$ cat design/flow/run.sh
#!/bin/bash
# the make line also repeats each setting of config.mk as NAME=value (left out here)
make -C /OpenROAD-flow-scripts/flow DESIGN_CONFIG=/design/flow/config.mk WORK_HOME=/design/flow/orfs CLKGATE_MAP_FILE= finish
$ cat design/flow/config.mk
export PLATFORM = sky130hd
export DESIGN_NAME = my_top_architecture
export DESIGN_NICKNAME = my_top_architecture
export VERILOG_FILES = /design/flow/design.v
export SDC_FILE = /design/flow/constraint.sdc
export NUM_CORES = 4
export LEC_CHECK = 0
export CAP_MARGIN = 20
export CORE_MARGIN = 2
export CORE_UTILIZATION = 66
export CTS_CLUSTER_DIAMETER = 37
export HOLD_SLACK_MARGIN = -0.09
export SETUP_SLACK_MARGIN = 3.0
export SLEW_MARGIN = 20
$ cat design/flow/constraint.sdc
create_clock -name core_clock -period 12.1 [get_ports {clock}]
set_input_delay 2.4200 -clock core_clock [delete_from_list [all_inputs] [get_ports {clock}]]
set_output_delay 2.4200 -clock core_clock [all_outputs]
set_load 0.01 [all_outputs]
$ cat design/flow/design.v
module edge_detector (
    input clock,
    input resetn,
    input increment_button,
    input tunning,
    output reg increment_signal
);
reg increment_button_prev;
reg reset_delay;  
always @(posedge clock or negedge resetn) begin
    if (!resetn) begin
        increment_button_prev <= 0;
        increment_signal <= 0;
        reset_delay <= 1'b1;  
    end else begin
        if (reset_delay != 1'b0) begin
            reset_delay <= reset_delay - 1'b1;
            increment_signal <= 0;  
        end else begin
            if (!increment_button_prev && increment_button && tunning) begin
                increment_signal <= 1;  
            end else begin
                increment_signal <= 0;  
            end
        end
        increment_button_prev <= increment_button;  
    end
end
endmodule
module my_counter #
(
    parameter counter_size = 31,
    parameter counter_limit = 32'd50000000
)
(
    input clock,
    input resetn,
    input enable,
    output reg [counter_size:0] counter
);
always @ (posedge clock or negedge resetn)
begin
    if (resetn == 1'b0) begin
        counter <= 'b0;
    end
    else begin
        if (enable == 1'b1) begin
            if (counter == counter_limit) begin
                counter <= 'b0;
            end
            else begin
                counter <= counter + 1'b1;
            end    
        end
        else begin
            counter <= counter;
        end
    end
end
endmodule
module my_signal_pulse #(
	parameter signal_period_one = 32'd50000000
)
(
input clock,
input resetn,
input [31:0] counter, 
output reg signal_gen
);
always @ (posedge clock or negedge resetn)
begin
  if(resetn == 1'b0) begin
    signal_gen <= 1'b0;
   end  
   else begin
	if(counter == signal_period_one) begin
		signal_gen <= 1'b1;
	end
	else begin
		signal_gen <= 1'b0;
	end
   end 
end
endmodule
module my_decoder (
    input clock,
    input resetn,
    input [31:0] seconds_in,
    input [31:0] minutes_in,
    input [31:0] hours_in,
    output reg [47:0] segment_out  
);
function [7:0] digit_to_segment;
    input [3:0] digit;
    case (digit)
        4'd0: digit_to_segment = 8'b11000000;  
        4'd1: digit_to_segment = 8'b11111001;  
        4'd2: digit_to_segment = 8'b10100100;  
        4'd3: digit_to_segment = 8'b10110000;  
        4'd4: digit_to_segment = 8'b10011001;  
        4'd5: digit_to_segment = 8'b10010010;  
        4'd6: digit_to_segment = 8'b10000010;  
        4'd7: digit_to_segment = 8'b11111000;  
        4'd8: digit_to_segment = 8'b10000000;  
        4'd9: digit_to_segment = 8'b10010000;  
        default: digit_to_segment = 8'b11000000;  
    endcase
endfunction
always @(posedge clock or negedge resetn) begin
    if (!resetn) begin
        segment_out <= {digit_to_segment(4'd0), digit_to_segment(4'd0), digit_to_segment(4'd0),
		  digit_to_segment(4'd0), digit_to_segment(4'd0), digit_to_segment(4'd0)};  
    end else begin
        if (seconds_in < 32'd60 && minutes_in < 32'd60 && hours_in < 32'd24) begin
            segment_out[7:0]   <= digit_to_segment(seconds_in % 10);  
            segment_out[15:8]  <= digit_to_segment(seconds_in / 10);  
            segment_out[23:16] <= digit_to_segment(minutes_in % 10);  
            segment_out[31:24] <= digit_to_segment(minutes_in / 10);  
            segment_out[39:32] <= digit_to_segment(hours_in % 10);    
            segment_out[47:40] <= digit_to_segment(hours_in / 10);    
        end else begin
            segment_out <= {digit_to_segment(4'd0), digit_to_segment(4'd0), digit_to_segment(4'd0), 
				digit_to_segment(4'd0), digit_to_segment(4'd0), digit_to_segment(4'd0)}; 
        end
    end
end
endmodule
module my_top_architecture (
    input clock,
    input resetn,
    input tunning,  
    input mode_switch,  
    input increment_button,  
    output wire [47:0] segment_out
);
wire [31:0] main_counter;
wire [31:0] seconds_counter;
wire [31:0] minutes_counter;
wire [31:0] hours_counter;
wire enable_seconds_counter;
wire enable_minutes_counter;
wire enable_hours_counter;
wire increment_signal;  
edge_detector edge_detector_inst (
    .clock(clock),
    .resetn(resetn),
    .increment_button(increment_button),
    .tunning(tunning),
    .increment_signal(increment_signal)
);
my_counter #(
    .counter_size(31),
    .counter_limit(32'd999)  
) main_counter_inst (
    .clock(clock),
    .resetn(resetn),
    .enable(1'b1),  
    .counter(main_counter)
);
my_signal_pulse #(
    .signal_period_one(32'd999)  
) my_signal_pulse_inst (
    .clock(clock),
    .resetn(resetn),
    .counter(main_counter),
    .signal_gen(enable_seconds_counter)  
);
my_counter #(
    .counter_size(31),
    .counter_limit(32'd59)  
) seconds_counter_inst (
    .clock(clock),
    .resetn(resetn),
    .enable(enable_seconds_counter && !tunning),  
    .counter(seconds_counter)
);
assign enable_minutes_counter = (enable_seconds_counter && (seconds_counter == 32'd59) && !tunning);
my_counter #(
    .counter_size(31),
    .counter_limit(32'd59)
) minutes_counter_inst (
    .clock(clock),
    .resetn(resetn),
    .enable(enable_minutes_counter || (increment_signal && mode_switch)),  
    .counter(minutes_counter)
);
assign enable_hours_counter = (enable_minutes_counter && (minutes_counter == 32'd59) && !tunning);
my_counter #(
    .counter_size(31),
    .counter_limit(32'd23)  
) hours_counter_inst (
    .clock(clock),
    .resetn(resetn),
    .enable(enable_hours_counter || (increment_signal && !mode_switch)),  
    .counter(hours_counter)
);
my_decoder my_decoder_inst (
    .clock(clock),
    .resetn(resetn),
    .seconds_in(seconds_counter),
    .minutes_in(minutes_counter),
    .hours_in(hours_counter),
    .segment_out(segment_out)
);
endmodule
==> results.json, run 1 <==
{
  "dp_hpwl_um": 47700,
  "ys_seq_elements": 174,
  "die_w_um": 192,
  "cts_hold_buf": 0,
  "synthArstFlopShare_pct": 100,
  "root_buffer": "clkbuf_16",
  "fp-utilization_pct": 66.5,
  "numCtsBuffers": 17,
  "outcome": "did not finish",
  "synth_chip_area_um2": 23400,
  "yosys-top-cells-count": "265 x nor2_1, 258 x nand2_1, 167 x dfrtp_1",
  "core_area_um2": 35200,
  "synth.avg_cell_area_um2": 7.59,
  "cts.path.max_buffers": 2,
  "ff_type": "dfrtp_1",
  "gp_congestion": 0.961,
  "mux_share_pct": 3.56,
  "synth_stat.cells": 3086,
  "syn-cell-area_um2": 23400,
  "clkSinkCount": 174,
  "synthCells": 3086,
  "grt_use_total_pct": 65.1,
  "ys_seq_share_pct": 18.6,
  "top_area_share_pct": 17.8,
  "stop_error": "[ERROR GRT-0232] Routing congestion too high. Check the congestion heatmap in the GUI.",
  "die-area_um2": 37000,
  "h-tree-depth": 4,
  "die_y_um": 192,
  "topCombFamilyByArea": "AND-OR/OR-AND gates",
  "ys_sh_aoi_pct": 34.4,
  "grt.overflow.total": 3,
  "edf_count": 0,
  "yosys.area.top_type": "dfrtp_1",
  "stop_stage": "5_1_grt",
  "portBuffers": 46,
  "adder_share_pct": 2.36,
  "ioPinCount": 53,
  "ys_types": 159,
  "topCellsByArea": "dfrtp_1 18%, xnor2_1 5.0%, nor2_1 4.2%",
  "rows": 69,
  "xor_share_pct": 6.25,
  "postPlaceCellArea_um2": 24900,
  "yosysWarnings": 6,
  "ys_sh_simple_pct": 27.3,
  "top_cell": "nor2_1"
}
==> metal layers <==
layer	overflow	GRT usage, %
met1	0	69.3
met2	0	88.7
met3	0	39.3
met4	3	58.6
met5	0	7.83
==> per-stage QoR <==
stage                     utilization (%)  worst slack (ps)  instances  TNS [ps]
after floorplan                         -              1780       3092         0
after global placement               70.7               263       3448         0
after detailed placement             70.7              -180       3448      -344
after CTS                            82.9              1230       3721         0
==> repair_timing <==
| item | in CTS |
|---|---|
| endpoints found under the hold margin | 0 |
| gates resized | 390 |
| buffers inserted | 228 |
| cloned | 13 |
| endpoints found under the setup margin | 41 |
| pin swaps | 141 |
==> run 2, diff against run 1 <==
Settings changed: ABC_AREA from default to 1, CORE_UTILIZATION 66 to 70, CTS_CLUSTER_DIAMETER 37 to 380, CTS_CLUSTER_SIZE from default to 36, HOLD_SLACK_MARGIN -0.09 to default, PLACE_DENSITY from default to 0.65, SETUP_SLACK_MARGIN 3.0 to default, TNS_END_PERCENT from default to 5.
Clock period 12.1 ns to 9.48 ns, I/O delays scaled along.
==> results.json, run 2 <==
{
  "outcome": "complete, but fails checks",
  "so_faults": "negative setup slack",
  "required_ps": 9840,
  "reg2reg_depth": 118,
  "place_ws_ps": -1670,
  "ys_types": 66,
  "r2r_start": "seconds_counter_inst.counter[30]",
  "r2r_setup_slack_ps": -4030,
  "synth.avg_cell_area_um2": 6.60,
  "min_from": "edge_detector_inst.increment_button_prev",
  "crit_top_cell": "nand2_4",
  "dpl.cell_count": 3087,
  "antenna_found_initial": 8,
  "wl_per_cell_um": 19.9,
  "ys_seq_share_pct": 25.6,
  "cap_viol_max_count": 0,
  "min_to": "edge_detector_inst.increment_signal",
  "h-tree-depth": 4,
  "rsz0062_at_grt": "true",
  "xor_share_pct": 3.67,
  "cts.path.max_buffers": 2,
  "fp-utilization_pct": 70.6,
  "max_freq_ghz": 0.0740,
  "worst_setup_path_start_kind": "flip-flop",
  "warnings": 62,
  "dp_hpwl_um": 31200,
  "area_growth_syn_to_layout_pct": 30.4,
  "fin_crit_sh_pct": 143,
  "dr.first_iter.drc_count": 3139,
  "cts_tree": "yes",
  "adder_share_pct": 2.94,
  "path_class": "reg -> reg",
  "syn-cell-area_um2": 17000,
  "wl_met3_um": 7110,
  "arrival_ps": 13880,
  "yosysWarnings": 6,
  "mux_share_pct": 0,
  "cp_slowest_stage_delay_ps": 470,
  "whs_path_depth": 1,
  "grt_pass1_wl_um": 69900,
  "setup_viol": 41,
  "synthCells": 2582,
  "grt_max_degree": 99,
  "worstMarginPinSlew_ps": 1010,
  "clk_latency_ps": 460,
  "path_depth": 118,
  "die_w_um": 160,
  "layout.nets": 2905,
  "synth_chip_area_um2": 17000,
  "clock_skew_ps": 14.9,
  "drt_wl_total_um": 63800,
  "startpoint": "seconds_counter_inst.counter[30]",
  "ys_sh_simple_pct": 49.5,
  "stdcell_count": 3200,
  "ff_type": "dfrtp_1",
  "grt_use_total_pct": 31.7,
  "critPathSlowestCell": "dfrtp_1",
  "numCtsBuffers": 17,
  "topRoutingLayerUsed": "met5",
  "finalHoldViolations": 0,
  "topCellsByArea": "dfrtp_1 25%, nand2_1 14%, nand3_1 11%",
  "core_area_um2": 24100,
  "met2_length_um": 29600,
  "yosys-top-cells-count": "624 x nand2_1, 363 x nand3_1, 324 x inv_1",
  "fill_cells": 1010,
  "drtAntennaViolNets": 0,
  "top_cell": "nand2_1",
  "gp_congestion": 0.902,
  "top_area_share_pct": 24.5,
  "via_per_inst": 6.51,
  "finalMaxSlewViolations": 0,
  "die-area_um2": 25600,
  "yosys.area.top_type": "dfrtp_1",
  "cp-endpoint": "my_decoder_inst.segment_out[4]",
  "root_buffer": "clkbuf_16",
  "slew_headroom_pct": 32.8,
  "die_y_um": 160,
  "cp-end-kind": "flip-flop",
  "wl_met1_um": 21300,
  "clkSlewWorstSetupHoldPaths_ps": 70,
  "drc": 0,
  "ioPinCount": 53,
  "ys_sh_aoi_pct": 7.02,
  "synth_stat.cells": 2582,
  "hp-class": "reg -> reg",
  "grt_pass1_vias": 16300,
  "portBuffers": 46,
  "path_delay_family": "simple AND/OR/NAND/NOR gates",
  "fin_crit_ps": 13510,
  "first_pass_iters": 12,
  "vias": 20800,
  "ys_seq_elements": 174,
  "synthArstFlopShare_pct": 100,
  "path_buffers": 16,
  "crit_fanout": 5,
  "grt.overflow.total": 0,
  "r2r-end": "my_decoder_inst.segment_out[4]",
  "topCombFamilyByArea": "simple AND/OR/NAND/NOR gates",
  "setup_ws_ps": -4030,
  "rows": 57,
  "clkSinkCount": 174,
  "edf_count": 0
}
run 2: layer usage:
layer	track usage, %	up-vias
met3	3.51	676
met2	56.9	1692
li1	-	8856
met4	9.25	4
met1	40.5	9592
met5	0	-
run 2: repair_timing:
action | CTS | global route
resized | 18 | 529
buffers inserted | 15 | 63
pin swaps | 19 | 239
hold buffers | 0 | 0
endpoints found under the setup margin | 41 | 41
run 2: final cells by class:
type	instances	area (um^2)	area share [%]
clock inverters	9	109	0.490
inverters	426	1640	7.39
flip-flops and latches	174	4370	19.7
well taps	324	405	1.83
diodes	3	7.51	0.0338
multi-input cells	1958	12900	58.3
clock buffers	23	478	2.15
repair buffers	283	2260	10.2
run 2: metrics by stage:
stage                     util [%]  setup TNS [ps]  cell area, um^2  hold WS, ps
after CTS                     81.3          -60780            19600          413
after global placement        78.2          -34080            18900          389
after detailed placement      78.2          -58810            18900          404
after global routing          92.1         -143350            22200          446
final                         92.1         -116410            22200          440
after floorplan                  -           -6980            17100          384
==> run 3, diff against run 2 <==
Settings changed: CAP_MARGIN 20 to 35, CELL_PAD_IN_SITES_GLOBAL_PLACEMENT from default to 3, CORE_MARGIN 2 to 6, CORE_UTILIZATION 70 to 38, CTS_CLUSTER_DIAMETER 380 to 387, CTS_CLUSTER_SIZE 36 to 20, GPL_ROUTABILITY_DRIVEN from default to 0, MAX_ROUTING_LAYER from default to met5, MIN_ROUTING_LAYER from default to met1, PLACE_DENSITY 0.65 to 0.41, SETUP_SLACK_MARGIN from default to -0.95, SLEW_MARGIN 20 to 5, TNS_END_PERCENT 5 to 15.
Clock period 9.48 ns to 10.7 ns, I/O delays scaled along.
==> results.json, run 3 <==
{
  "outcome": "complete, but fails checks",
  "so_faults": "negative setup slack",
  "r2r_start": "minutes_counter_inst.counter[31]",
  "cap_viol_max_count": 0,
  "path_buffers": 14,
  "drtAntennaViolNets": 0,
  "portBuffers": 46,
  "adder_share_pct": 2.94,
  "ys_seq_share_pct": 25.6,
  "startpoint": "minutes_counter_inst.counter[31]",
  "top_cell": "nand2_1",
  "clock_skew_ps": 14.0,
  "grt_pass1_vias": 15300,
  "r2r_setup_slack_ps": -160,
  "grt.overflow.total": 0,
  "ioPinCount": 53,
  "topCellsByArea": "dfrtp_1 25%, nand2_1 14%, nand3_1 11%",
  "crit_fanout": 5,
  "grt_max_degree": 107,
  "path_depth": 128,
  "setup_viol": 32,
  "ff_type": "dfrtp_1",
  "h-tree-depth": 4,
  "synth_stat.cells": 2582,
  "rsz0062_at_grt": "true",
  "regArea_um2": 4370,
  "xor_share_pct": 3.67,
  "first_pass_iters": 4,
  "ys_types": 66,
  "ys_sh_aoi_pct": 7.02,
  "clk_latency_ps": 490,
  "clkSlewWorstSetupHoldPaths_ps": 70,
  "critPathSlowestCell": "dfrtp_2",
  "dpl.cell_count": 3312,
  "fp-utilization_pct": 38.5,
  "cp-end-kind": "flip-flop",
  "fin_crit_sh_pct": 102,
  "cts_tree": "yes",
  "synth.avg_cell_area_um2": 6.60,
  "synth_chip_area_um2": 17000,
  "syn-cell-area_um2": 17000,
  "stdcell_count": 3418,
  "hp-class": "reg -> reg",
  "finalMaxSlewViolations": 0,
  "min_to": "edge_detector_inst.increment_signal",
  "numCtsBuffers": 17,
  "final_area_um2": 22300,
  "rows": 77,
  "crit_top_cell": "nand2_4",
  "path_delay_family": "simple AND/OR/NAND/NOR gates",
  "cp-endpoint": "my_decoder_inst.segment_out[20]",
  "cp_slowest_stage_delay_ps": 450,
  "drc": 0,
  "via_per_inst": 4.89,
  "fin_setup_tns_ps": -3270,
  "drt_wl_total_um": 44600,
  "max_freq_ghz": 0.0921,
  "worstMarginPinSlew_ps": 958,
  "wl_per_cell_um": 13.0,
  "die_y_um": 224,
  "arrival_ps": 11240,
  "min_from": "edge_detector_inst.increment_button_prev",
  "area_growth_syn_to_layout_pct": 31.2,
  "die-area_um2": 50000,
  "yosysWarnings": 6,
  "fill_cells": 4472,
  "ys_sh_simple_pct": 49.5,
  "clkSinkCount": 174,
  "topCombFamilyByArea": "simple AND/OR/NAND/NOR gates",
  "path_class": "reg -> reg",
  "cts.path.max_buffers": 2,
  "ys_seq_elements": 174,
  "synthArstFlopShare_pct": 100,
  "yosys.area.top_type": "dfrtp_1",
  "grt_pass1_wl_um": 71600,
  "worst_setup_path_start_kind": "flip-flop",
  "required_ps": 11070,
  "die_w_um": 224,
  "n_antenna_cell": 0,
  "postPlaceCellArea_um2": 18900,
  "synthCells": 2582,
  "warnings": 62,
  "fin_crit_ps": 10860,
  "slew_headroom_pct": 36.0,
  "antenna_found_initial": 1,
  "top_area_share_pct": 24.5,
  "yosys-top-cells-count": "624 x nand2_1, 363 x nand3_1, 324 x inv_1",
  "reg2reg_depth": 128,
  "dr.first_iter.drc_count": 528,
  "root_buffer": "clkbuf_16",
  "finalHoldViolations": 0,
  "grt_use_total_pct": 16.9,
  "vias": 16700,
  "core_area_um2": 44200,
  "r2r-end": "my_decoder_inst.segment_out[20]",
  "edf_count": 0,
  "setup_ws_ps": -161,
  "mux_share_pct": 0,
  "layout.nets": 2858,
  "whs_path_depth": 1,
  "dp_hpwl_um": 33300,
  "combGateArea_um2": 13000
}
## run 3: what timing repair did
item                                    CTS  global route
hold endpoints to repair                  0             0
buffers inserted                          0            82
gates resized                             0           560
hold buffers                              0             0
endpoints found under the setup margin    0            40
## run 3: final cells by class
cell class | count | area share, %
clock buffer | 22 | 2.12
clock inverter | 10 | 0.672
inverter | 426 | 7.36
multi-input combinational | 1958 | 58.4
sequential | 174 | 19.5
tap | 592 | 3.31
timing repair buffer | 236 | 8.64
## run 3: through the flow
stage	util [%]	worst slack [ps]	hold slack, ps
final	50.5	-161	413
after global routing	50.5	-1170	421
after CTS	44.1	-531	414
after detailed placement	42.7	-475	401
after global placement	42.6	-382	391
after floorplan	-	762	384
## run 3: layer usage
layer | wire [um] | GRT usage [%]
met4 | 529 | 3.73
met2 | 21600 | 27.8
met5 | 0 | 0
met1 | 21300 | 22.9
met3 | 1220 | 3.47
==> run 4, diff against run 3 <==
Settings changed: ABC_AREA 1 to default, CAP_MARGIN 35 to 20, CELL_PAD_IN_SITES_DETAIL_PLACEMENT from default to 0, CELL_PAD_IN_SITES_GLOBAL_PLACEMENT 3 to 1, CORE_ASPECT_RATIO from default to 0.56, CORE_MARGIN 6 to 2, CORE_UTILIZATION 38 to 17, CTS_CLUSTER_DIAMETER 387 to 172, CTS_CLUSTER_SIZE 20 to 43, GPL_ROUTABILITY_DRIVEN 0 to default, GPL_TIMING_DRIVEN from default to 0, HOLD_SLACK_MARGIN from default to -0.06, MAX_ROUTING_LAYER met5 to met4, MIN_ROUTING_LAYER met1 to default, PLACE_DENSITY 0.41 to 0.7, SETUP_SLACK_MARGIN -0.95 to -1.2, SLEW_MARGIN 5 to 30, TNS_END_PERCENT 15 to default.
Clock period 10.7 ns to 19.9 ns, I/O delays scaled along.
==> results.json, run 4 <==
{
  "ys_types": 159,
  "path_delay_family": "AND-OR/OR-AND gates",
  "topCellsByArea": "dfrtp_1 18%, xnor2_1 5.0%, nor2_1 4.2%",
  "grt_max_degree": 67,
  "synth.avg_cell_area_um2": 7.59,
  "portBuffers": 46,
  "arrival_ps": 13920,
  "fin_crit_sh_pct": 67.9,
  "fp-utilization_pct": 17.2,
  "crit_fanout": 12,
  "path_depth": 47,
  "required_ps": 20310,
  "setup_viol": 0,
  "whs_path_depth": 1,
  "gp_congestion": 0.916,
  "postPlaceCellArea_um2": 26200,
  "vias": 25500,
  "whs_ps": 406,
  "clk_latency_ps": 470,
  "numCtsBuffers": 17,
  "grt_use_total_pct": 10.8,
  "worst_setup_path_start_kind": "flip-flop",
  "yosysWarnings": 6,
  "slew_headroom_pct": 36.7,
  "top_cell": "nor2_1",
  "finalMaxSlewViolations": 0,
  "fill_cells": 15100,
  "grt_pass1_wl_um": 125000,
  "r2r_start": "minutes_counter_inst.counter[31]",
  "topCombFamilyByArea": "AND-OR/OR-AND gates",
  "xor_share_pct": 6.25,
  "clock_skew_ps": 15.7,
  "ys_seq_elements": 174,
  "final_area_um2": 26800,
  "max_freq_ghz": 0.0740,
  "r2r-end": "my_decoder_inst.segment_out[22]",
  "syn-cell-area_um2": 23400,
  "synth_chip_area_um2": 23400,
  "rows": 101,
  "drt_wl_total_um": 76900,
  "die_w_um": 500,
  "edf_count": 0,
  "dr.first_iter.drc_count": 3039,
  "post_cts_buffers": 0,
  "area_growth_syn_to_layout_pct": 14.6,
  "reg2reg_depth": 47,
  "synthCells": 3086,
  "h-tree-depth": 4,
  "cp_slowest_stage_delay_ps": 760,
  "clkSlewWorstSetupHoldPaths_ps": 80,
  "hp-class": "reg -> reg",
  "via_per_inst": 5.13,
  "rsz0062_at_grt": "false",
  "drtAntennaViolNets": 0,
  "fin_setup_tns_ps": 0,
  "r2r_setup_slack_ps": 6390,
  "die_y_um": 282,
  "path_class": "reg -> reg",
  "ys_sh_aoi_pct": 34.4,
  "yosys.area.top_type": "dfrtp_1",
  "finalHoldViolations": 0,
  "warnings": 57,
  "first_pass_iters": 6,
  "root_buffer": "clkbuf_16",
  "cts_hold_buf": 0,
  "core_area_um2": 136000,
  "fin_crit_ps": 13510,
  "wl_per_cell_um": 15.5,
  "synthArstFlopShare_pct": 100,
  "clkSinkCount": 174,
  "dp_hpwl_um": 59100,
  "layout.nets": 3204,
  "ys_sh_simple_pct": 27.3,
  "outcome": "complete, no violations",
  "mux_share_pct": 3.56,
  "worstMarginPinSlew_ps": 942,
  "antenna_found_initial": 0,
  "min_from": "edge_detector_inst.increment_button_prev",
  "yosys-top-cells-count": "265 x nor2_1, 258 x nand2_1, 167 x dfrtp_1",
  "adder_share_pct": 2.36,
  "ioPinCount": 53,
  "startpoint": "minutes_counter_inst.counter[31]",
  "min_to": "edge_detector_inst.increment_signal",
  "path_buffers": 5,
  "grt_pass1_vias": 22500,
  "drc": 0,
  "grt.overflow.total": 0,
  "post_cts_resized": 0,
  "cts.path.max_buffers": 2,
  "cap_viol_max_count": 0,
  "synth_stat.cells": 3086,
  "critPathSlowestCell": "o41ai_1",
  "ys_seq_share_pct": 18.6,
  "top_area_share_pct": 17.8,
  "cp-end-kind": "flip-flop",
  "cp-endpoint": "my_decoder_inst.segment_out[22]",
  "ff_type": "dfrtp_1",
  "cts_tree": "yes",
  "die-area_um2": 141000
}
==> run 4: per-layer routing <==
layer / GRT usage [%] / wire length [um] / up-vias
met1: 18.0 / 41300 / 12200
met5: - / 0 / -
met4: 1.38 / 495 / 0
li1: - / - / 12000
met3: 2.13 / 7620 / 46
met2: 12.7 / 27500 / 1221
==> run 4: final cells by class <==
type | count | area, um^2 | share of cell area, %
flip-flops and latches | 174 | 4360 | 16.3
diodes | 1 | 2.50 | 0.00932
plain buffers | 264 | 1310 | 4.88
inverters | 122 | 460 | 1.72
clock inverters | 14 | 151 | 0.564
clock buffers | 18 | 429 | 1.60
multi-input cells | 2532 | 17400 | 64.6
repair buffers | 48 | 520 | 1.94
well taps | 1802 | 2250 | 8.40
==> run 4: through the flow <==
stage / utilization, % / cells / setup WS [ps]
3_5_place_dp: 19.3 / 4942 / 6870
4_1_cts: 19.7 / 4974 / 6790
2_1_floorplan: - / 3092 / 9230
3_3_place_gp: 19.2 / 4940 / 6800
6_report: 19.7 / 4975 / 6390
5_1_grt: 19.7 / 4974 / 5220
==> run 5, diff against run 4 <==
Settings changed: ABC_AREA from default to 0, CAP_MARGIN 20 to 25, CELL_PAD_IN_SITES_DETAIL_PLACEMENT 0 to default, CORE_ASPECT_RATIO 0.56 to 1.37, CORE_UTILIZATION 17 to 69, CTS_CLUSTER_DIAMETER 172 to default, CTS_CLUSTER_SIZE 43 to 100, GPL_ROUTABILITY_DRIVEN from default to 0, GPL_TIMING_DRIVEN 0 to 1, HOLD_SLACK_MARGIN -0.06 to default, MIN_ROUTING_LAYER from default to met2, PLACE_DENSITY 0.7 to 0.71, SETUP_SLACK_MARGIN -1.2 to 1.42, SLEW_MARGIN 30 to 20.
Clock period 19.9 ns to 14.8 ns, I/O delays scaled along.
==> results.json, run 5 <==
{
  "outcome": "did not finish",
  "stop_stage": "3_1_place_gp_skip_io",
  "stop_error": "[ERROR GPL-0301] Utilization 106.292 % exceeds 100%.",
  "die_y_um": 220,
  "ys_sh_aoi_pct": 34.4,
  "synthArstFlopShare_pct": 100,
  "synthCells": 3086,
  "yosys-top-cells-count": "265 x nor2_1, 258 x nand2_1, 167 x dfrtp_1",
  "ys_seq_share_pct": 18.6,
  "topCombFamilyByArea": "AND-OR/OR-AND gates",
  "ys_types": 159,
  "syn-cell-area_um2": 23400,
  "synth_stat.cells": 3086,
  "die-area_um2": 35500,
  "adder_share_pct": 2.36,
  "ys_seq_elements": 174,
  "synth_chip_area_um2": 23400,
  "top_cell": "nor2_1",
  "top_area_share_pct": 17.8,
  "ys_sh_simple_pct": 27.3,
  "rows": 79,
  "fp-utilization_pct": 69.5,
  "xor_share_pct": 6.25,
  "edf_count": 0,
  "mux_share_pct": 3.56,
  "yosysWarnings": 6,
  "core_area_um2": 33700,
  "die_w_um": 161,
  "synth.avg_cell_area_um2": 7.59,
  "yosys.area.top_type": "dfrtp_1",
  "topCellsByArea": "dfrtp_1 18%, xnor2_1 5.0%, nor2_1 4.2%",
  "ff_type": "dfrtp_1"
}
==> run 6, diff against run 5 <==
Settings changed: ABC_AREA 0 to 1, CELL_PAD_IN_SITES_DETAIL_PLACEMENT from default to 1, CELL_PAD_IN_SITES_GLOBAL_PLACEMENT 1 to 3, CORE_ASPECT_RATIO 1.37 to 1.16, CORE_MARGIN 2 to 9, CORE_UTILIZATION 69 to 23, CTS_CLUSTER_DIAMETER from default to 381, CTS_CLUSTER_SIZE 100 to 17, GPL_ROUTABILITY_DRIVEN 0 to default, GPL_TIMING_DRIVEN 1 to 0, MAX_ROUTING_LAYER met4 to default, MIN_ROUTING_LAYER met2 to default, PLACE_DENSITY 0.71 to 0.6, SETUP_SLACK_MARGIN 1.42 to 3.41, SLEW_MARGIN 20 to 0, TNS_END_PERCENT from default to 45.
Clock period 14.8 ns to 15.0 ns, I/O delays scaled along.
==> results.json, run 6 <==
{
  "path_buffers": 17,
  "grt_pass1_wl_um": 87900,
  "topCombFamilyByArea": "simple AND/OR/NAND/NOR gates",
  "synthArstFlopShare_pct": 100,
  "yosysWarnings": 6,
  "clkSinkCount": 174,
  "grt_max_degree": 89,
  "edf_count": 0,
  "layout.nets": 2843,
  "fin_crit_ps": 11140,
  "warnings": 58,
  "synth_chip_area_um2": 17000,
  "grt_pass1_vias": 17400,
  "grt.overflow.total": 0,
  "finalMaxSlewViolations": 0,
  "whs_path_depth": 1,
  "first_pass_iters": 4,
  "ys_types": 66,
  "area_growth_syn_to_layout_pct": 40.4,
  "dpl.cell_count": 3617,
  "adder_share_pct": 2.94,
  "ioPinCount": 53,
  "hp-class": "reg -> reg",
  "reg2reg_depth": 128,
  "vias": 17200,
  "cts.path.max_buffers": 2,
  "mux_share_pct": 0,
  "portBuffers": 46,
  "xor_share_pct": 3.67,
  "min_from": "edge_detector_inst.increment_button_prev",
  "setup_ws_ps": 3860,
  "postPlaceCellArea_um2": 18800,
  "drtAntennaViolNets": 0,
  "grt_use_total_pct": 12.5,
  "syn-cell-area_um2": 17000,
  "fill_cells": 8896,
  "path_delay_family": "simple AND/OR/NAND/NOR gates",
  "path_depth": 128,
  "drc": 0,
  "cp-end-kind": "flip-flop",
  "cap_viol_max_count": 0,
  "synthCells": 2582,
  "cp-endpoint": "my_decoder_inst.segment_out[20]",
  "cts_tree": "yes",
  "synth.avg_cell_area_um2": 6.60,
  "finalHoldViolations": 0,
  "max_freq_ghz": 0.0898,
  "worst_setup_path_start_kind": "flip-flop",
  "core_area_um2": 73400,
  "required_ps": 15390,
  "h-tree-depth": 4,
  "final_area_um2": 23900,
  "min_to": "edge_detector_inst.increment_signal",
  "crit_top_cell": "nand2_4",
  "dr.first_iter.drc_count": 424,
  "ys_seq_elements": 174,
  "ys_sh_simple_pct": 49.5,
  "arrival_ps": 11530,
  "fin_setup_tns_ps": 0,
  "ff_type": "dfrtp_1",
  "path_class": "reg -> reg",
  "wl_per_cell_um": 14.6,
  "worstMarginPinSlew_ps": 923,
  "synth_stat.cells": 2582,
  "numCtsBuffers": 17,
  "crit_fanout": 7,
  "die_w_um": 271,
  "antenna_found_initial": 1,
  "ys_sh_aoi_pct": 7.02,
  "stdcell_count": 3792,
  "gp_congestion": 0.730,
  "drt_wl_total_um": 55500,
  "clk_latency_ps": 500,
  "yosys.area.top_type": "dfrtp_1",
  "cts_hold_buf": 0,
  "r2r_start": "minutes_counter_inst.counter[31]",
  "top_area_share_pct": 24.5,
  "rsz0062_at_grt": "true",
  "fin_crit_sh_pct": 74.3,
  "setup_viol": 0,
  "clock_skew_ps": 12.2,
  "n_antenna_cell": 0,
  "yosys-top-cells-count": "624 x nand2_1, 363 x nand3_1, 324 x inv_1",
  "outcome": "complete, no violations",
  "startpoint": "minutes_counter_inst.counter[31]",
  "clkSlewWorstSetupHoldPaths_ps": 80,
  "root_buffer": "clkbuf_16",
  "cp_slowest_stage_delay_ps": 380,
  "fp-utilization_pct": 23.2,
  "critPathSlowestCell": "dfrtp_1",
  "whs_ps": 407,
  "via_per_inst": 4.53,
  "rows": 107,
  "die_y_um": 311,
  "dp_hpwl_um": 42200,
  "r2r_setup_slack_ps": 3860,
  "place_ws_ps": 3090,
  "r2r-end": "my_decoder_inst.segment_out[20]",
  "top_cell": "nand2_1",
  "slew_headroom_pct": 37.9,
  "ys_seq_share_pct": 25.6,
  "final_util_pct": 32.6,
  "topCellsByArea": "dfrtp_1 25%, nand2_1 14%, nand3_1 11%",
  "die-area_um2": 84200
}
[run 6: what timing repair did]
item,CTS,global route
endpoints found under the setup margin,23,41
resized,27,798
setup buffers,16,127
pin swaps,13,301
[run 6: final cells by class]
cell class | instances | area [um^2] | share of cell area [%]
well taps | 981 | 1230 | 5.14
flip-flops and latches | 174 | 4370 | 18.3
plain buffers | 30 | 288 | 1.20
clock buffers | 19 | 433 | 1.81
multi-input cells | 1958 | 14100 | 59.0
repair buffers | 191 | 1600 | 6.71
clock inverters | 13 | 179 | 0.749
inverters | 426 | 1690 | 7.08
[run 6: per-layer routing]
metal / global-route usage [%] / vias up / wire, um
li1: - / 8724 / -
met5: 0 / - / 0
met1: 16.0 / 8363 / 25500
met2: 21.7 / 80 / 28600
met3: 1.89 / 27 / 797
met4: 2.76 / 0 / 577
==> run 7, diff against run 6 <==
Settings changed: CAP_MARGIN 25 to 10, CELL_PAD_IN_SITES_DETAIL_PLACEMENT 1 to 2, CELL_PAD_IN_SITES_GLOBAL_PLACEMENT 3 to 2, CORE_ASPECT_RATIO 1.16 to default, CORE_MARGIN 9 to 2, CORE_UTILIZATION 23 to 41, CTS_CLUSTER_DIAMETER 381 to default, CTS_CLUSTER_SIZE 17 to default, GPL_TIMING_DRIVEN 0 to 1, HOLD_SLACK_MARGIN from default to 0.05, MAX_ROUTING_LAYER from default to met5, PLACE_DENSITY 0.6 to default, SETUP_SLACK_MARGIN 3.41 to default, TNS_END_PERCENT 45 to default.
Clock period 15.0 ns to 12.1 ns, I/O delays scaled along.
==> results.json, run 7 <==
{
  "topCombFamilyByArea": "simple AND/OR/NAND/NOR gates",
  "ys_sh_simple_pct": 49.5,
  "place_ws_ps": -331,
  "yosys-top-cells-count": "624 x nand2_1, 363 x nand3_1, 324 x inv_1",
  "ys_seq_elements": 174,
  "h-tree-depth": 4,
  "clkSinkCount": 174,
  "syn-cell-area_um2": 17000,
  "gp_congestion": 0.806,
  "ff_type": "dfrtp_1",
  "ys_seq_share_pct": 25.6,
  "synthCells": 2582,
  "cts.path.max_buffers": 2,
  "synth_stat.cells": 2582,
  "cts_hold_buf": 0,
  "outcome": "did not finish",
  "fp-utilization_pct": 41.6,
  "dpl.cell_count": 3140,
  "die-area_um2": 43200,
  "die_y_um": 208,
  "mux_share_pct": 0,
  "ys_types": 66,
  "stop_error": "[ERROR DPL-0033] detailed placement checks failed during check placement.",
  "topCellsByArea": "dfrtp_1 25%, nand2_1 14%, nand3_1 11%",
  "stop_stage": "5_1_grt",
  "core_area_um2": 40900,
  "ys_sh_aoi_pct": 7.02,
  "yosysWarnings": 6,
  "die_w_um": 208,
  "ioPinCount": 53,
  "numCtsBuffers": 17,
  "synth.avg_cell_area_um2": 6.60,
  "rows": 74,
  "edf_count": 0,
  "top_area_share_pct": 24.5,
  "dp_hpwl_um": 45200,
  "synth_chip_area_um2": 17000,
  "synthArstFlopShare_pct": 100,
  "root_buffer": "clkbuf_16",
  "yosys.area.top_type": "dfrtp_1",
  "top_cell": "nand2_1",
  "xor_share_pct": 3.67,
  "portBuffers": 46,
  "postPlaceCellArea_um2": 17900,
  "adder_share_pct": 2.94
}
[run 7: timing repair]
item                                    CTS
pin swaps                                39
endpoints found under the setup margin   31
gates resized                            78
gates cloned                              0
buffers inserted                         32
[run 7: stage by stage]
stage	util (%)
after floorplan	-
after global placement	43.8
after detailed placement	43.8
after CTS	46.6
==> run 8, diff against run 7 <==
Settings changed: CAP_MARGIN 10 to 20, CELL_PAD_IN_SITES_DETAIL_PLACEMENT 2 to default, CELL_PAD_IN_SITES_GLOBAL_PLACEMENT 2 to default, CORE_UTILIZATION 41 to 72, CTS_CLUSTER_SIZE from default to 96, GPL_TIMING_DRIVEN 1 to default, HOLD_SLACK_MARGIN 0.05 to default, MAX_ROUTING_LAYER met5 to default, PLACE_DENSITY from default to 0.6, SLEW_MARGIN 0 to 20, TNS_END_PERCENT from default to 5.
Clock period 12.1 ns to 7.98 ns, I/O delays scaled along.
==> results.json, run 8 <==
{
  "ys_seq_elements": 174,
  "numCtsBuffers": 17,
  "synth_stat.cells": 2582,
  "ff_type": "dfrtp_1",
  "ys_sh_aoi_pct": 7.02,
  "rows": 56,
  "outcome": "did not finish",
  "postPlaceCellArea_um2": 19100,
  "xor_share_pct": 3.67,
  "stop_error": "[ERROR DPL-0038] Utilization greater than 100%, impossible to legalize",
  "ys_types": 66,
  "gp_congestion": 0.933,
  "dp_hpwl_um": 32400,
  "synth_chip_area_um2": 17000,
  "top_area_share_pct": 24.5,
  "yosys-top-cells-count": "624 x nand2_1, 363 x nand3_1, 324 x inv_1",
  "synth.avg_cell_area_um2": 6.60,
  "topCombFamilyByArea": "simple AND/OR/NAND/NOR gates",
  "synthCells": 2582,
  "synthArstFlopShare_pct": 100,
  "ys_seq_share_pct": 25.6,
  "yosysWarnings": 6,
  "clkSinkCount": 174,
  "ys_sh_simple_pct": 49.5,
  "ioPinCount": 53,
  "fp-utilization_pct": 73.0,
  "topCellsByArea": "dfrtp_1 25%, nand2_1 14%, nand3_1 11%",
  "adder_share_pct": 2.94,
  "stop_stage": "5_1_grt",
  "die-area_um2": 24900,
  "cts_hold_buf": 0,
  "top_cell": "nand2_1",
  "place_ws_ps": -3180,
  "h-tree-depth": 4,
  "dpl.cell_count": 3116,
  "mux_share_pct": 0,
  "cts.path.max_buffers": 2,
  "die_y_um": 158,
  "portBuffers": 46,
  "root_buffer": "clkbuf_16",
  "yosys.area.top_type": "dfrtp_1",
  "syn-cell-area_um2": 17000,
  "core_area_um2": 23300,
  "edf_count": 0,
  "die_w_um": 158
}
## run 8: repair_timing
action,in CTS
gates cloned,0
pin swaps,151
buffers inserted,51
gates resized,223
setup endpoints to repair,41
## run 8: metrics by stage
step | utilization (%) | hold slack [ps]
4_1_cts | 90.0 | 442
3_3_place_gp | 82.0 | 395
2_1_floorplan | - | 384
3_5_place_dp | 82.0 | 431
==> run 9, diff against run 8 <==
Settings changed: ABC_AREA 1 to default, CORE_UTILIZATION 72 to 65, CTS_CLUSTER_DIAMETER from default to 31, CTS_CLUSTER_SIZE 96 to default, SETUP_SLACK_MARGIN from default to 3.89.
Clock period 7.98 ns to 13.4 ns, I/O delays scaled along.
==> results.json, run 9 <==
{
  "clk_latency_ps": 480,
  "adder_share_pct": 2.36,
  "synthArstFlopShare_pct": 100,
  "antenna_found_initial": 1,
  "whs_ps": 437,
  "worstMarginPinSlew_ps": 1100,
  "fill_cells": 1996,
  "path_buffers": 11,
  "mux_share_pct": 3.56,
  "synthCells": 3086,
  "dpl.cell_count": 3366,
  "synth_chip_area_um2": 23400,
  "r2r-end": "my_decoder_inst.segment_out[22]",
  "path_depth": 53,
  "hp-class": "reg -> reg",
  "crit_fanout": 17,
  "root_buffer": "clkbuf_16",
  "cts_tree": "yes",
  "dp_hpwl_um": 45100,
  "reg2reg_depth": 53,
  "path_class": "reg -> reg",
  "grt_pass1_vias": 25600,
  "numCtsBuffers": 17,
  "max_freq_ghz": 0.0825,
  "die_w_um": 194,
  "min_from": "edge_detector_inst.increment_button_prev",
  "yosys-top-cells-count": "265 x nor2_1, 258 x nand2_1, 167 x dfrtp_1",
  "warnings": 64,
  "h-tree-depth": 4,
  "cp-end-kind": "flip-flop",
  "finalHoldViolations": 0,
  "synth.avg_cell_area_um2": 7.59,
  "ys_types": 159,
  "ff_type": "dfrtp_1",
  "place_ws_ps": 561,
  "grt_use_total_pct": 38.3,
  "area_growth_syn_to_layout_pct": 27.2,
  "rows": 69,
  "stdcell_count": 3726,
  "drt_wl_total_um": 89800,
  "cts_hold_buf": 0,
  "ioPinCount": 53,
  "cap_viol_max_count": 0,
  "core_area_um2": 35600,
  "fin_crit_sh_pct": 90.5,
  "vias": 29100,
  "arrival_ps": 12490,
  "dr.first_iter.drc_count": 4611,
  "clock_skew_ps": 21.5,
  "via_per_inst": 7.80,
  "path_delay_family": "AND-OR/OR-AND gates",
  "outcome": "complete, no violations",
  "first_pass_iters": 17,
  "syn-cell-area_um2": 23400,
  "yosys.area.top_type": "dfrtp_1",
  "setup_ws_ps": 1270,
  "postPlaceCellArea_um2": 23500,
  "topCombFamilyByArea": "AND-OR/OR-AND gates",
  "finalMaxSlewViolations": 0,
  "yosysWarnings": 6,
  "drtAntennaViolNets": 0,
  "layout.nets": 3297,
  "ys_sh_aoi_pct": 34.4,
  "synth_stat.cells": 3086,
  "fin_setup_tns_ps": 0,
  "top_cell": "nor2_1",
  "fp-utilization_pct": 65.9,
  "required_ps": 13770,
  "r2r_start": "minutes_counter_inst.counter[29]",
  "topCellsByArea": "dfrtp_1 18%, xnor2_1 5.0%, nor2_1 4.2%",
  "portBuffers": 46,
  "ys_seq_share_pct": 18.6,
  "xor_share_pct": 6.25,
  "cp_slowest_stage_delay_ps": 570,
  "fin_crit_ps": 12130,
  "top_area_share_pct": 17.8,
  "worst_setup_path_start_kind": "flip-flop",
  "die_y_um": 194,
  "grt.overflow.total": 0,
  "startpoint": "minutes_counter_inst.counter[29]",
  "gp_congestion": 0.942,
  "min_to": "edge_detector_inst.increment_signal",
  "cp-endpoint": "my_decoder_inst.segment_out[22]",
  "n_antenna_cell": 0,
  "whs_path_depth": 1,
  "ys_seq_elements": 174,
  "drc": 0,
  "grt_pass1_wl_um": 125000,
  "rsz0062_at_grt": "true",
  "ys_sh_simple_pct": 27.3,
  "clkSlewWorstSetupHoldPaths_ps": 80,
  "setup_viol": 0,
  "clkSinkCount": 174,
  "crit_top_cell": "buf_4",
  "slew_headroom_pct": 26.8,
  "wl_per_cell_um": 24.1,
  "critPathSlowestCell": "o31ai_4",
  "edf_count": 0,
  "r2r_setup_slack_ps": 1270,
  "grt_max_degree": 119,
  "die-area_um2": 37600,
  "cts.path.max_buffers": 2,
  "final_area_um2": 29800
}
-- run 9: timing repair --
action / CTS / global route
endpoints found under the hold margin: 0 / 0
endpoints found under the setup margin: 41 / 41
setup buffers: 182 / 132
pin swaps: 125 / 157
gates resized: 401 / 235
gates cloned: 12 / 2
-- run 9: area by class of cell --
type | count | area, um^2 | area share [%]
clock buffer | 19 | 433 | 1.45
clock inverter | 13 | 126 | 0.424
inverter | 122 | 467 | 1.57
multi-input combinational | 2544 | 20500 | 68.7
sequential | 174 | 4410 | 14.8
tap | 461 | 577 | 1.93
timing repair buffer | 393 | 3320 | 11.1
-- run 9: per-layer routing --
metal | up-vias | wire length (um) | global-route usage [%]
met5 | - | 10 | 0
met1 | 13500 | 32600 | 49.9
met4 | 2 | 7110 | 18.7
li1 | 12300 | - | -
met3 | 818 | 9730 | 5.55
met2 | 2488 | 40400 | 62.6
-- run 9: through the flow --
stage | utilization (%)
3_5_place_dp | 66.2
5_1_grt | 83.8
2_1_floorplan | -
6_report | 83.8
4_1_cts | 77.5
3_3_place_gp | 66.2
==> run 10, diff against run 9 <==
Settings changed: ABC_AREA from default to 1, CORE_UTILIZATION 65 to 68, CTS_CLUSTER_DIAMETER 31 to 216, SETUP_SLACK_MARGIN 3.89 to default, TNS_END_PERCENT 5 to default.
Clock period 13.4 ns to 10.3 ns, I/O delays scaled along.
==> results.json, run 10 <==
{
  "clkSinkCount": 174,
  "mux_share_pct": 0,
  "fp-utilization_pct": 69.6,
  "root_buffer": "clkbuf_16",
  "die_w_um": 162,
  "ff_type": "dfrtp_1",
  "portBuffers": 46,
  "syn-cell-area_um2": 17000,
  "numCtsBuffers": 17,
  "ioPinCount": 53,
  "stop_stage": "5_1_grt",
  "die-area_um2": 26300,
  "yosys-top-cells-count": "624 x nand2_1, 363 x nand3_1, 324 x inv_1",
  "top_cell": "nand2_1",
  "ys_types": 66,
  "h-tree-depth": 4,
  "synth_chip_area_um2": 17000,
  "postPlaceCellArea_um2": 18500,
  "ys_seq_share_pct": 25.6,
  "die_y_um": 162,
  "core_area_um2": 24500,
  "xor_share_pct": 3.67,
  "top_area_share_pct": 24.5,
  "edf_count": 0,
  "topCombFamilyByArea": "simple AND/OR/NAND/NOR gates",
  "synth.avg_cell_area_um2": 6.60,
  "ys_sh_aoi_pct": 7.02,
  "gp_congestion": 0.902,
  "adder_share_pct": 2.94,
  "ys_seq_elements": 174,
  "synth_stat.cells": 2582,
  "yosys.area.top_type": "dfrtp_1",
  "stop_error": "[ERROR DPL-0038] Utilization greater than 100%, impossible to legalize",
  "cts.path.max_buffers": 2,
  "cts_hold_buf": 0,
  "outcome": "did not finish",
  "ys_sh_simple_pct": 49.5,
  "synthArstFlopShare_pct": 100,
  "rows": 57,
  "dp_hpwl_um": 30800,
  "yosysWarnings": 6,
  "synthCells": 2582,
  "topCellsByArea": "dfrtp_1 25%, nand2_1 14%, nand3_1 11%"
}
run 10: per-stage QoR:
step                      hold WS, ps  instances  setup TNS, ps  setup WS, ps
after CTS                         406       3169         -11250          -474
after detailed placement          392       3042         -22120          -789
after global placement            399       3042          -2530          -329
after floorplan                   384       2588              0           362
run 10: timing repair:
item | CTS
setup endpoints to repair | 41
buffers inserted | 98
hold endpoints to repair | 0
gates resized | 458
pin swaps | 190
==> run 11, diff against run 10 <==
Settings changed: CTS_CLUSTER_DIAMETER 216 to 41, SETUP_SLACK_MARGIN from default to 3.15.
Clock period 10.3 ns to 12.0 ns, I/O delays scaled along.
==> results.json, run 11 <==
{
  "ys_sh_simple_pct": 49.5,
  "top_cell": "nand2_1",
  "gp_congestion": 0.904,
  "ys_seq_elements": 174,
  "die-area_um2": 26300,
  "root_buffer": "clkbuf_16",
  "stop_stage": "5_1_grt",
  "edf_count": 0,
  "ff_type": "dfrtp_1",
  "rows": 57,
  "dp_hpwl_um": 30300,
  "ys_types": 66,
  "synth_stat.cells": 2582,
  "ioPinCount": 53,
  "die_y_um": 162,
  "stop_error": "[ERROR DPL-0038] Utilization greater than 100%, impossible to legalize",
  "h-tree-depth": 4,
  "ys_seq_share_pct": 25.6,
  "synthArstFlopShare_pct": 100,
  "xor_share_pct": 3.67,
  "top_area_share_pct": 24.5,
  "yosysWarnings": 6,
  "outcome": "did not finish",
  "synth_chip_area_um2": 17000,
  "die_w_um": 162,
  "cts.path.max_buffers": 2,
  "yosys-top-cells-count": "624 x nand2_1, 363 x nand3_1, 324 x inv_1",
  "numCtsBuffers": 17,
  "syn-cell-area_um2": 17000,
  "fp-utilization_pct": 69.6,
  "ys_sh_aoi_pct": 7.02,
  "clkSinkCount": 174,
  "topCombFamilyByArea": "simple AND/OR/NAND/NOR gates",
  "core_area_um2": 24500,
  "cts_hold_buf": 0,
  "place_ws_ps": 748,
  "mux_share_pct": 0,
  "portBuffers": 46,
  "synthCells": 2582,
  "topCellsByArea": "dfrtp_1 25%, nand2_1 14%, nand3_1 11%",
  "yosys.area.top_type": "dfrtp_1",
  "synth.avg_cell_area_um2": 6.60,
  "adder_share_pct": 2.94
}
run 11: stage by stage:
stage / util (%) / instance area [um^2] / hold WS (ps) / std cells
after floorplan: - / 17700 / 384 / 2588
after detailed placement: 74.7 / 18300 / 427 / 2931
after global placement: 74.7 / 18300 / 414 / 2931
after CTS: 86.9 / 21300 / 441 / 3099
run 11: repair_timing:
action,4_1_cts
setup endpoints to repair,41
gates resized,331
buffers inserted,136
pin swaps,219
==> run 12, diff against run 11 <==
Settings changed: ABC_AREA 1 to default, CORE_UTILIZATION 68 to 51, CTS_CLUSTER_DIAMETER 41 to default, PLACE_DENSITY 0.6 to 0.35, SETUP_SLACK_MARGIN 3.15 to default, TNS_END_PERCENT from default to 10.
Clock period 12.0 ns to 18.1 ns, I/O delays scaled along.
==> results.json, run 12 <==
{
  "outcome": "complete, no violations",
  "synth_chip_area_um2": 23400,
  "warnings": 62,
  "grt.overflow.total": 0,
  "clkSlewWorstSetupHoldPaths_ps": 70,
  "synthCells": 3086,
  "cts_tree": "yes",
  "h-tree-depth": 4,
  "ys_seq_elements": 174,
  "place_ws_ps": 4440,
  "edf_count": 0,
  "top_cell": "nor2_1",
  "postPlaceCellArea_um2": 23500,
  "gp_congestion": 0.944,
  "vias": 24200,
  "cp_slowest_stage_delay_ps": 750,
  "fin_crit_sh_pct": 77.4,
  "final_area_um2": 24100,
  "fin_setup_tns_ps": 0,
  "wl_per_cell_um": 18.8,
  "yosysWarnings": 6,
  "xor_share_pct": 6.25,
  "die-area_um2": 47700,
  "min_from": "edge_detector_inst.increment_button_prev",
  "arrival_ps": 14340,
  "antenna_found_initial": 0,
  "rows": 78,
  "cp-end-kind": "flip-flop",
  "synthArstFlopShare_pct": 100,
  "yosys-top-cells-count": "265 x nor2_1, 258 x nand2_1, 167 x dfrtp_1",
  "fill_cells": 4427,
  "startpoint": "seconds_counter_inst.counter[25]",
  "hp-class": "reg -> reg",
  "ff_type": "dfrtp_1",
  "min_to": "edge_detector_inst.increment_signal",
  "finalHoldViolations": 0,
  "numCtsBuffers": 17,
  "adder_share_pct": 2.36,
  "dr.first_iter.drc_count": 2380,
  "critPathSlowestCell": "or4_1",
  "ys_sh_aoi_pct": 34.4,
  "grt_pass1_wl_um": 112000,
  "synth.avg_cell_area_um2": 7.59,
  "finalMaxSlewViolations": 0,
  "slew_headroom_pct": 28.7,
  "clkSinkCount": 174,
  "topCombFamilyByArea": "AND-OR/OR-AND gates",
  "cp-endpoint": "my_decoder_inst.segment_out[4]",
  "portBuffers": 46,
  "r2r_start": "seconds_counter_inst.counter[25]",
  "path_depth": 43,
  "ys_sh_simple_pct": 27.3,
  "die_w_um": 218,
  "yosys.area.top_type": "dfrtp_1",
  "mux_share_pct": 3.56,
  "grt_pass1_vias": 21900,
  "ys_seq_share_pct": 18.6,
  "whs_path_depth": 1,
  "area_growth_syn_to_layout_pct": 3.01,
  "post_cts_buffers": 0,
  "rsz0062_at_grt": "false",
  "path_delay_family": "AND-OR/OR-AND gates",
  "required_ps": 18440,
  "cts_hold_buf": 0,
  "top_area_share_pct": 17.8,
  "grt_use_total_pct": 27.4,
  "crit_fanout": 21,
  "worstMarginPinSlew_ps": 1070,
  "synth_stat.cells": 3086,
  "path_buffers": 3,
  "setup_viol": 0,
  "whs_ps": 416,
  "layout.nets": 2957,
  "ioPinCount": 53,
  "clk_latency_ps": 470,
  "setup_ws_ps": 4100,
  "drtAntennaViolNets": 0,
  "first_pass_iters": 8,
  "clock_skew_ps": 11.8,
  "r2r_setup_slack_ps": 4100,
  "grt_max_degree": 101,
  "reg2reg_depth": 43,
  "cts.path.max_buffers": 2,
  "drc": 0,
  "fin_crit_ps": 14000,
  "r2r-end": "my_decoder_inst.segment_out[4]",
  "worst_setup_path_start_kind": "flip-flop",
  "core_area_um2": 45400,
  "ys_types": 159,
  "cap_viol_max_count": 0,
  "post_cts_resized": 0,
  "syn-cell-area_um2": 23400,
  "drt_wl_total_um": 66400,
  "dp_hpwl_um": 47000,
  "path_class": "reg -> reg",
  "fp-utilization_pct": 51.6,
  "crit_top_cell": "mux2i_1",
  "topCellsByArea": "dfrtp_1 18%, xnor2_1 5.0%, nor2_1 4.2%",
  "root_buffer": "clkbuf_16",
  "max_freq_ghz": 0.0714,
  "die_y_um": 218,
  "via_per_inst": 6.86
}
run 12: metal layers:
metal	up-vias	GRT usage [%]	wire, um
li1	11500	-	-
met1	11600	39.2	31000
met2	947	44.2	30700
met3	84	2.48	3550
met4	0	7.21	1130
met5	-	0	0
run 12: area by class of cell:
cell class,count,area (um^2),share of cell area [%]
clock buffer,20,467,1.93
tap,600,751,3.11
antenna,1,2.50,0.0104
timing repair buffer,65,627,2.60
sequential,174,4360,18.1
inverter,122,460,1.91
multi-input combinational,2532,17300,71.8
clock inverter,12,146,0.606
run 12: through the flow:
| stage | cells | utilization (%) |
|---|---|---|
| finish | 3526 | 53.2 |
| detailed placement | 3492 | 51.8 |
| global route | 3525 | 53.2 |
| floorplan | 3092 | - |
| global placement | 3492 | 51.8 |
| CTS | 3524 | 53.1 |
==> run 13, diff against run 12 <==
Settings changed: ABC_AREA from default to 1, CORE_UTILIZATION 51 to 72, PLACE_DENSITY 0.35 to 0.6, SETUP_SLACK_MARGIN from default to 3.8, TNS_END_PERCENT 10 to 5.
Clock period 18.1 ns to 12.9 ns, I/O delays scaled along.
==> results.json, run 13 <==
{
  "root_buffer": "clkbuf_16",
  "outcome": "did not finish",
  "ys_seq_elements": 174,
  "synth.avg_cell_area_um2": 6.60,
  "ys_sh_aoi_pct": 7.02,
  "stop_stage": "5_1_grt",
  "top_area_share_pct": 24.5,
  "h-tree-depth": 4,
  "synthCells": 2582,
  "portBuffers": 46,
  "core_area_um2": 23300,
  "stop_error": "[ERROR GRT-0232] Routing congestion too high. Check the congestion heatmap in the GUI.",
  "topCombFamilyByArea": "simple AND/OR/NAND/NOR gates",
  "mux_share_pct": 0,
  "ioPinCount": 53,
  "syn-cell-area_um2": 17000,
  "edf_count": 0,
  "cts.path.max_buffers": 2,
  "xor_share_pct": 3.67,
  "rows": 56,
  "grt.overflow.total": 37,
  "yosys.area.top_type": "dfrtp_1",
  "top_cell": "nand2_1",
  "synth_stat.cells": 2582,
  "synthArstFlopShare_pct": 100,
  "dp_hpwl_um": 29700,
  "ys_seq_share_pct": 25.6,
  "die_w_um": 158,
  "topCellsByArea": "dfrtp_1 25%, nand2_1 14%, nand3_1 11%",
  "yosys-top-cells-count": "624 x nand2_1, 363 x nand3_1, 324 x inv_1",
  "ff_type": "dfrtp_1",
  "ys_types": 66,
  "yosysWarnings": 6,
  "clkSinkCount": 174,
  "adder_share_pct": 2.94,
  "synth_chip_area_um2": 17000,
  "grt_use_total_pct": 72.7,
  "ys_sh_simple_pct": 49.5,
  "numCtsBuffers": 17,
  "fp-utilization_pct": 73.0,
  "die-area_um2": 24900,
  "gp_congestion": 0.904,
  "die_y_um": 158
}
[run 13: metrics by stage]
stage               setup slack, ps  instances  area, um^2
floorplan                      3050       2588       17100
global placement               2000       2926       17700
detailed placement             1600       2926       17700
CTS                            1940       3031       19500
[run 13: timing repair]
item / CTS
gates cloned: 0
hold endpoints to repair: 0
hold buffers: 0
pin swaps: 123
setup endpoints to repair: 41
setup buffers: 73
resized: 163
[run 13: metal layers]
metal / global-route usage [%] / GRT overflow
met1: 72.0 / 0
met2: 90.5 / 24
met3: 60.5 / 0
met4: 66.1 / 13
met5: 26.1 / 0
==> run 14, diff against run 13 <==
Settings changed: ABC_AREA 1 to default, CORE_ASPECT_RATIO from default to 0.5, CORE_UTILIZATION 72 to 66, CTS_CLUSTER_DIAMETER from default to 400, CTS_CLUSTER_SIZE from default to 99, PLACE_DENSITY 0.6 to 0.42, SETUP_SLACK_MARGIN 3.8 to default, TNS_END_PERCENT 5 to 20.
Clock period 12.9 ns to 15.0 ns, I/O delays scaled along.
==> results.json, run 14 <==
{
  "ys_seq_elements": 174,
  "crit_fanout": 23,
  "ys_types": 159,
  "die_w_um": 270,
  "place_ws_ps": 1090,
  "top_cell": "nor2_1",
  "worstMarginPinSlew_ps": 1030,
  "vias": 24100,
  "dp_hpwl_um": 43600,
  "drt_wl_total_um": 61800,
  "fin_crit_ps": 13950,
  "grt_pass1_vias": 20900,
  "finalMaxSlewViolations": 0,
  "area_growth_syn_to_layout_pct": 2.20,
  "n_antenna_cell": 0,
  "die-area_um2": 37100,
  "fp-utilization_pct": 67.5,
  "ioPinCount": 53,
  "arrival_ps": 14280,
  "clk_latency_ps": 450,
  "warnings": 61,
  "drc": 0,
  "yosys.area.top_type": "dfrtp_1",
  "r2r_start": "seconds_counter_inst.counter[31]",
  "reg2reg_depth": 42,
  "antenna_found_initial": 0,
  "cp-end-kind": "flip-flop",
  "yosysWarnings": 6,
  "clkSlewWorstSetupHoldPaths_ps": 70,
  "r2r-end": "my_decoder_inst.segment_out[4]",
  "clock_skew_ps": 17.5,
  "critPathSlowestCell": "or4_1",
  "first_pass_iters": 8,
  "synthArstFlopShare_pct": 100,
  "min_from": "edge_detector_inst.increment_button_prev",
  "path_depth": 42,
  "setup_viol": 0,
  "setup_ws_ps": 1050,
  "synth_stat.cells": 3086,
  "worst_setup_path_start_kind": "flip-flop",
  "path_buffers": 1,
  "fin_crit_sh_pct": 93.0,
  "wl_per_cell_um": 18.2,
  "grt_pass1_wl_um": 103000,
  "whs_path_depth": 1,
  "synthCells": 3086,
  "top_area_share_pct": 17.8,
  "ys_sh_aoi_pct": 34.4,
  "xor_share_pct": 6.25,
  "required_ps": 15330,
  "grt_max_degree": 110,
  "yosys-top-cells-count": "265 x nor2_1, 258 x nand2_1, 167 x dfrtp_1",
  "die_y_um": 137,
  "portBuffers": 46,
  "rows": 48,
  "cp-endpoint": "my_decoder_inst.segment_out[4]",
  "core_area_um2": 34700,
  "numCtsBuffers": 17,
  "drtAntennaViolNets": 0,
  "crit_top_cell": "mux2i_1",
  "h-tree-depth": 4,
  "path_class": "reg -> reg",
  "max_freq_ghz": 0.0717,
  "adder_share_pct": 2.36,
  "dr.first_iter.drc_count": 2842,
  "startpoint": "seconds_counter_inst.counter[31]",
  "syn-cell-area_um2": 23400,
  "cap_viol_max_count": 0,
  "cts.path.max_buffers": 2,
  "topCellsByArea": "dfrtp_1 18%, xnor2_1 5.0%, nor2_1 4.2%",
  "min_to": "edge_detector_inst.increment_signal",
  "grt.overflow.total": 0,
  "whs_ps": 408,
  "edf_count": 0,
  "finalHoldViolations": 0,
  "hp-class": "reg -> reg",
  "layout.nets": 2954,
  "r2r_setup_slack_ps": 1050,
  "rsz0062_at_grt": "false",
  "path_delay_family": "AND-OR/OR-AND gates",
  "gp_congestion": 0.960,
  "ys_seq_share_pct": 18.6,
  "via_per_inst": 7.11,
  "ys_sh_simple_pct": 27.3,
  "root_buffer": "clkbuf_16",
  "mux_share_pct": 3.56,
  "fin_setup_tns_ps": 0,
  "slew_headroom_pct": 31.0,
  "ff_type": "dfrtp_1",
  "outcome": "complete, no violations",
  "grt_use_total_pct": 32.2,
  "cp_slowest_stage_delay_ps": 730,
  "cts_tree": "yes",
  "clkSinkCount": 174,
  "synth_chip_area_um2": 23400,
  "topCombFamilyByArea": "AND-OR/OR-AND gates",
  "synth.avg_cell_area_um2": 7.59
}
[run 14: stage by stage]
| stage | instance area, um^2 | utilization (%) | cells |
|---|---|---|---|
| floorplan | 23500 | - | 3092 |
| global placement | 23300 | 67.2 | 3364 |
| detailed placement | 23300 | 67.2 | 3364 |
| CTS | 23900 | 68.9 | 3396 |
| global route | 24000 | 69.0 | 3397 |
| finish | 24000 | 69.0 | 3397 |
[run 14: layer usage]
layer	vias to the layer above	global-route usage (%)	share of wire (%)
met2	1123	52.8	46
met1	11300	45.1	45
met3	119	3.96	7.1
li1	11600	-	-
met4	0	9.24	2.0
met5	-	0	0
[run 14: area by class of cell]
type                    count  area, um^2
clock buffers              19         443
inverters                 122         460
well taps                 475         594
flip-flops and latches    174        4370
fillers                  2979       10800
clock inverters            13         146
multi-input cells        2532       17400
repair buffers             62         584
[run 14: repair_timing]
| action | 4_1_cts | 5_1_grt |
|---|---|---|
| setup endpoints to repair | 0 | 4 |
| buffers inserted | 0 | 0 |
| hold buffers | 0 | 0 |
| resized | 0 | 4 |
